## arm_core
module arm_core (
    input         clk,
    input         rst,
    output [7:0]  imem_addr,
    input  [31:0] imem_data,
    output [5:0]  dmem_addr,
    output [31:0] dmem_wdata,
    output        dmem_we,
    input  [31:0] dmem_rdata,
    output        wb_en,
    output [3:0]  wb_dest,
    output [31:0] wb_value
);
Settings: LEC_CHECK=0, CAP_MARGIN=20, CORE_MARGIN=2, CORE_UTILIZATION=64, SETUP_SLACK_MARGIN=3.31, SLEW_MARGIN=20; clock period 12.0 ns.
run.sh (not shown) runs the stock make flow with config.mk's settings and CLKGATE_MAP_FILE=.
The first run ended with an error in global routing on GRT-0116.
Next try:
- CORE_UTILIZATION: 64 -> 40
- PLACE_DENSITY: unset -> 0.6
- SETUP_SLACK_MARGIN: 3.31 -> unset
- clock period: 12.0 -> 15.7 ns (I/O delays scaled with it)
Effect:
- With this change the flow passed the timing, design-rule and antenna checks
- die size went up by 59%
- synthesized area does not change
- synthesized cell count does not change
Next try:
- CORE_UTILIZATION: 40 -> 57
- SETUP_SLACK_MARGIN: unset -> -1.06
- clock period: 15.7 -> 10.6 ns (I/O delays scaled with it)
Result:
- The new run finished but fails on setup timing
- register-to-register slack degrades by 1.6 ns
- clock-buffer cell count came out lower by 3
- sequential share of layout area came out lower by 3.3 points
- non-clock buffer count came out higher by 750
- utilization came out higher by 27 points
- first-iteration DRC count came out higher by well over a third
- synthesized area does not change
- routed wire length came out higher by a few percent

* * *

Starting RTL as in the previous note.
## arm_core
module arm_core (
    input         clk,
    input         rst,
    output [7:0]  imem_addr,
    input  [31:0] imem_data,
    output [5:0]  dmem_addr,
    output [31:0] dmem_wdata,
    output        dmem_we,
    input  [31:0] dmem_rdata,
    output        wb_en,
    output [3:0]  wb_dest,
    output [31:0] wb_value
);
==> flow/config.mk <==
export PLATFORM = sky130hd
export DESIGN_NAME = arm_core
export DESIGN_NICKNAME = arm_core
export VERILOG_FILES = /design/flow/design.v
export SDC_FILE = /design/flow/constraint.sdc
export NUM_CORES = 4
export LEC_CHECK = 0
export ABC_AREA = 1
export CAP_MARGIN = 20
export CORE_ASPECT_RATIO = 0.7
export CORE_MARGIN = 2
export CORE_UTILIZATION = 72
export CTS_CLUSTER_DIAMETER = 392
export CTS_CLUSTER_SIZE = 95
export PLACE_DENSITY = 0.6
export SLEW_MARGIN = 20
==> flow/constraint.sdc <==
create_clock -name core_clock -period 6.58 [get_ports {clk}]
set_input_delay 1.3160 -clock core_clock [delete_from_list [all_inputs] [get_ports {clk}]]
set_output_delay 1.3160 -clock core_clock [all_outputs]
set_load 0.01 [all_outputs]
The starting point failed in 5_1_grt with GRT-0232.
Change:
ABC_AREA = default   (was 1)
CORE_ASPECT_RATIO = default   (was 0.7)
CTS_CLUSTER_DIAMETER = default   (was 392)
CTS_CLUSTER_SIZE = default   (was 95)
PLACE_DENSITY = default   (was 0.6)
SETUP_SLACK_MARGIN = -0.58   (was default)
clock period = 7.68 ns   (was 6.58 ns; I/O delays follow)
The new run aborted during 5_1_grt (GRT-0116).
Die size went down by 2.5%.
Area after synthesis went down by 2.5%.
Synthesized cell count went down by 27%.
Change:
CORE_UTILIZATION = 68   (was 72)
CTS_CLUSTER_SIZE = 34   (was default)
SETUP_SLACK_MARGIN = default   (was -0.58)
clock period = 8.29 ns   (was 7.68 ns; I/O delays follow)
Effect:
- The changed run ended with an error in 5_1_grt
- die size increases by 5.8%
- area after synthesis is unchanged
- synthesized cell count is unchanged

* * *

Starting RTL as in the previous note.
==> flow/config.mk <==
export PLATFORM = sky130hd
export DESIGN_NAME = arm_core
export DESIGN_NICKNAME = arm_core
export VERILOG_FILES = /design/flow/design.v
export SDC_FILE = /design/flow/constraint.sdc
export NUM_CORES = 4
export LEC_CHECK = 0
export CAP_MARGIN = 20
export CELL_PAD_IN_SITES_DETAIL_PLACEMENT = 0
export CORE_MARGIN = 2
export CORE_UTILIZATION = 66
export CTS_CLUSTER_DIAMETER = 229
export CTS_CLUSTER_SIZE = 61
export GPL_ROUTABILITY_DRIVEN = 1
export GPL_TIMING_DRIVEN = 1
export SETUP_SLACK_MARGIN = -0.73
export SLEW_MARGIN = 20
export TNS_END_PERCENT = 5
==> flow/constraint.sdc <==
create_clock -name core_clock -period 9.16 [get_ports {clk}]
set_input_delay 1.8320 -clock core_clock [delete_from_list [all_inputs] [get_ports {clk}]]
set_output_delay 1.8320 -clock core_clock [all_outputs]
set_load 0.01 [all_outputs]
The first run never finished: it broke off in global routing (5_1_grt), error GRT-0232.
Edit:
Settings changed: CELL_PAD_IN_SITES_DETAIL_PLACEMENT 0 to unset, CORE_UTILIZATION 66 to 25, CTS_CLUSTER_DIAMETER 229 to unset, CTS_CLUSTER_SIZE 61 to unset, GPL_ROUTABILITY_DRIVEN 1 to unset, GPL_TIMING_DRIVEN 1 to unset, PLACE_DENSITY set to 0.6, SETUP_SLACK_MARGIN -0.73 to unset, TNS_END_PERCENT 5 to unset.
Clock period 9.16 ns to 17.5 ns, I/O delays scaled along.
=> With this change the flow went through all stages and came out clean; synthesized area stays the same; die area increases to 2.6 times its value; synthesized cell count does not change.
Edit:
Settings changed: CORE_UTILIZATION 25 to 40.
Clock period 17.5 ns to 16.0 ns, I/O delays scaled along.
Result:
- synthesized area is unchanged
- synthesized cell count is unchanged
- setup slack got worse by 0.14 ns
- cell area decreases by 0.50%
Edit:
Settings changed: ABC_AREA set to 1, CAP_MARGIN 20 to 0, CELL_PAD_IN_SITES_DETAIL_PLACEMENT set to 1.
After rerunning: The new run produced a clean layout; routed wire length came out higher by about a fifth; core utilization came out lower by 1.6 points; global-route usage came out higher by 4.6 points.

* * *

run 1:
Starting RTL as in the previous note.
Settings: LEC_CHECK=0, CAP_MARGIN=20, CELL_PAD_IN_SITES_DETAIL_PLACEMENT=0, CORE_MARGIN=2, CORE_UTILIZATION=72, CTS_CLUSTER_DIAMETER=229, CTS_CLUSTER_SIZE=61, GPL_ROUTABILITY_DRIVEN=1, GPL_TIMING_DRIVEN=1, MAX_ROUTING_LAYER=met4, SLEW_MARGIN=20; clock period 13.3 ns.
FAIL run 1 @ global routing (5_1_grt): tool exited with error
The following lists how run 2 was set up differently from run 1:
--- a/flow/config.mk
+++ b/flow/config.mk
@@ -9 +9 @@
-export CELL_PAD_IN_SITES_DETAIL_PLACEMENT = 0
+export CELL_PAD_IN_SITES_GLOBAL_PLACEMENT = 2
@@ -11,5 +11 @@
-export CORE_UTILIZATION = 72
-export CTS_CLUSTER_DIAMETER = 229
-export CTS_CLUSTER_SIZE = 61
-export GPL_ROUTABILITY_DRIVEN = 1
-export GPL_TIMING_DRIVEN = 1
+export CORE_UTILIZATION = 22
==> flow/constraint.sdc <==
create_clock -name core_clock -period 15.4 [get_ports {clk}]
set_input_delay 3.0800 -clock core_clock [delete_from_list [all_inputs] [get_ports {clk}]]
set_output_delay 3.0800 -clock core_clock [all_outputs]
set_load 0.01 [all_outputs]
Results
- FAIL: run 1; every other run in run 2 and run 1 is clean
- Per the comparison of run 2 with run 1, worst-case setup slack after placement grew by 270 ps, standard-cell row count grew by 80, maximum level of the CTS H-tree grew by 2, xor and xnor area share after synthesis held steady, die extent in x grew by about 80%.
- Run 1 → run 2: total of cells resized after clock tree synthesis went down 30, number of instances in the placed design went up.
- The CTS buffer count in run 2 sits 76 above the value recorded for run 1.
- Comparing run 2 and run 1, routability congestion estimate from global placement is higher on run 1.
- Re die area: run 2 is about 220% up on run 1.
The following lists how run 3 was set up differently from run 2:
--- a/flow/config.mk
+++ b/flow/config.mk
@@ -7,0 +8 @@
+export ABC_AREA = 1
@@ -9 +9,0 @@
-export CELL_PAD_IN_SITES_GLOBAL_PLACEMENT = 2
@@ -11,2 +11,3 @@
-export CORE_UTILIZATION = 22
-export MAX_ROUTING_LAYER = met4
+export CORE_UTILIZATION = 62
+export CTS_CLUSTER_SIZE = 95
+export PLACE_DENSITY = 0.6
==> flow/constraint.sdc <==
create_clock -name core_clock -period 6.58 [get_ports {clk}]
set_input_delay 1.3160 -clock core_clock [delete_from_list [all_inputs] [get_ports {clk}]]
set_output_delay 1.3160 -clock core_clock [all_outputs]
set_load 0.01 [all_outputs]
Results
What ended run 3 was a tool error in global routing (5_1_grt); the run never finished. Comparing run 3 and run 2, the higher number of CTS-inserted buffers was measured on run 2. Taking run 2 as the reference, in run 3 cell area after placement rose 3400 um2, total setup buffers inserted after CTS went up 19, placed instance count up 594, total die area fell by 150000 um2, area after synthesis has increased. Number of gates resized after cts was higher in run 3 than in run 2. The cell count after synthesis of run 3 exceeds that of run 2 by 1946. Run 3 against run 2: synthesized chip area reported by yosys rose about 2.5%; post-place setup slack fell 1490 ps.

* * *

Starting RTL as in the previous note.
Settings: LEC_CHECK=0, ABC_AREA=1, CAP_MARGIN=20, CORE_MARGIN=2, CORE_UTILIZATION=62, CTS_CLUSTER_DIAMETER=385, CTS_CLUSTER_SIZE=99, PLACE_DENSITY=0.38, SETUP_SLACK_MARGIN=-0.77, SLEW_MARGIN=20; clock period 8.91 ns.
The starting point aborted during global routing.
Change:
==> flow/config.mk (replaced) <==
export PLATFORM = sky130hd
export DESIGN_NAME = arm_core
export DESIGN_NICKNAME = arm_core
export VERILOG_FILES = /design/flow/design.v
export SDC_FILE = /design/flow/constraint.sdc
export NUM_CORES = 4
export LEC_CHECK = 0
export CAP_MARGIN = 20
export CORE_MARGIN = 2
export CORE_UTILIZATION = 60
export PLACE_DENSITY = 0.6
export SETUP_SLACK_MARGIN = 2.13
export SLEW_MARGIN = 20
==> flow/constraint.sdc (replaced) <==
create_clock -name core_clock -period 8.35 [get_ports {clk}]
set_input_delay 1.6700 -clock core_clock [delete_from_list [all_inputs] [get_ports {clk}]]
set_output_delay 1.6700 -clock core_clock [all_outputs]
set_load 0.01 [all_outputs]
The new run stopped in global routing (GRT-0116).
Synthesized cell count came out lower by 27%.
Die size climbs by 0.77%.
Synthesized area fell by 2.5%.
Change:
--- a/flow/config.mk
+++ b/flow/config.mk
@@ -8,6 +8,7 @@
 export CAP_MARGIN = 20
 export CORE_MARGIN = 2
-export CORE_UTILIZATION = 60
+export CORE_UTILIZATION = 68
+export CTS_CLUSTER_SIZE = 28
 export PLACE_DENSITY = 0.6
-export SETUP_SLACK_MARGIN = 2.13
+export SETUP_SLACK_MARGIN = 4.19
 export SLEW_MARGIN = 20
==> flow/constraint.sdc (replaced) <==
create_clock -name core_clock -period 16.0 [get_ports {clk}]
set_input_delay 3.2000 -clock core_clock [delete_from_list [all_inputs] [get_ports {clk}]]
set_output_delay 3.2000 -clock core_clock [all_outputs]
set_load 0.01 [all_outputs]
What happened: The new run aborted during global routing; synthesized area does not change; die area drops by 12%; synthesized cell count is unchanged.
Change:
==> flow/config.mk (replaced) <==
export PLATFORM = sky130hd
export DESIGN_NAME = arm_core
export DESIGN_NICKNAME = arm_core
export VERILOG_FILES = /design/flow/design.v
export SDC_FILE = /design/flow/constraint.sdc
export NUM_CORES = 4
export LEC_CHECK = 0
export ABC_AREA = 1
export CAP_MARGIN = 0
export CELL_PAD_IN_SITES_DETAIL_PLACEMENT = 1
export CORE_MARGIN = 7
export CORE_UTILIZATION = 40
export HOLD_SLACK_MARGIN = 0.01
export MAX_ROUTING_LAYER = met4
export MIN_ROUTING_LAYER = met2
export PLACE_DENSITY = 0.6
export SLEW_MARGIN = 20
The changed run failed in global routing (GRT-0116).
Area after synthesis goes up by 2.5%.
Die size goes up by 83%.
Synthesized cell count goes up by 38%.
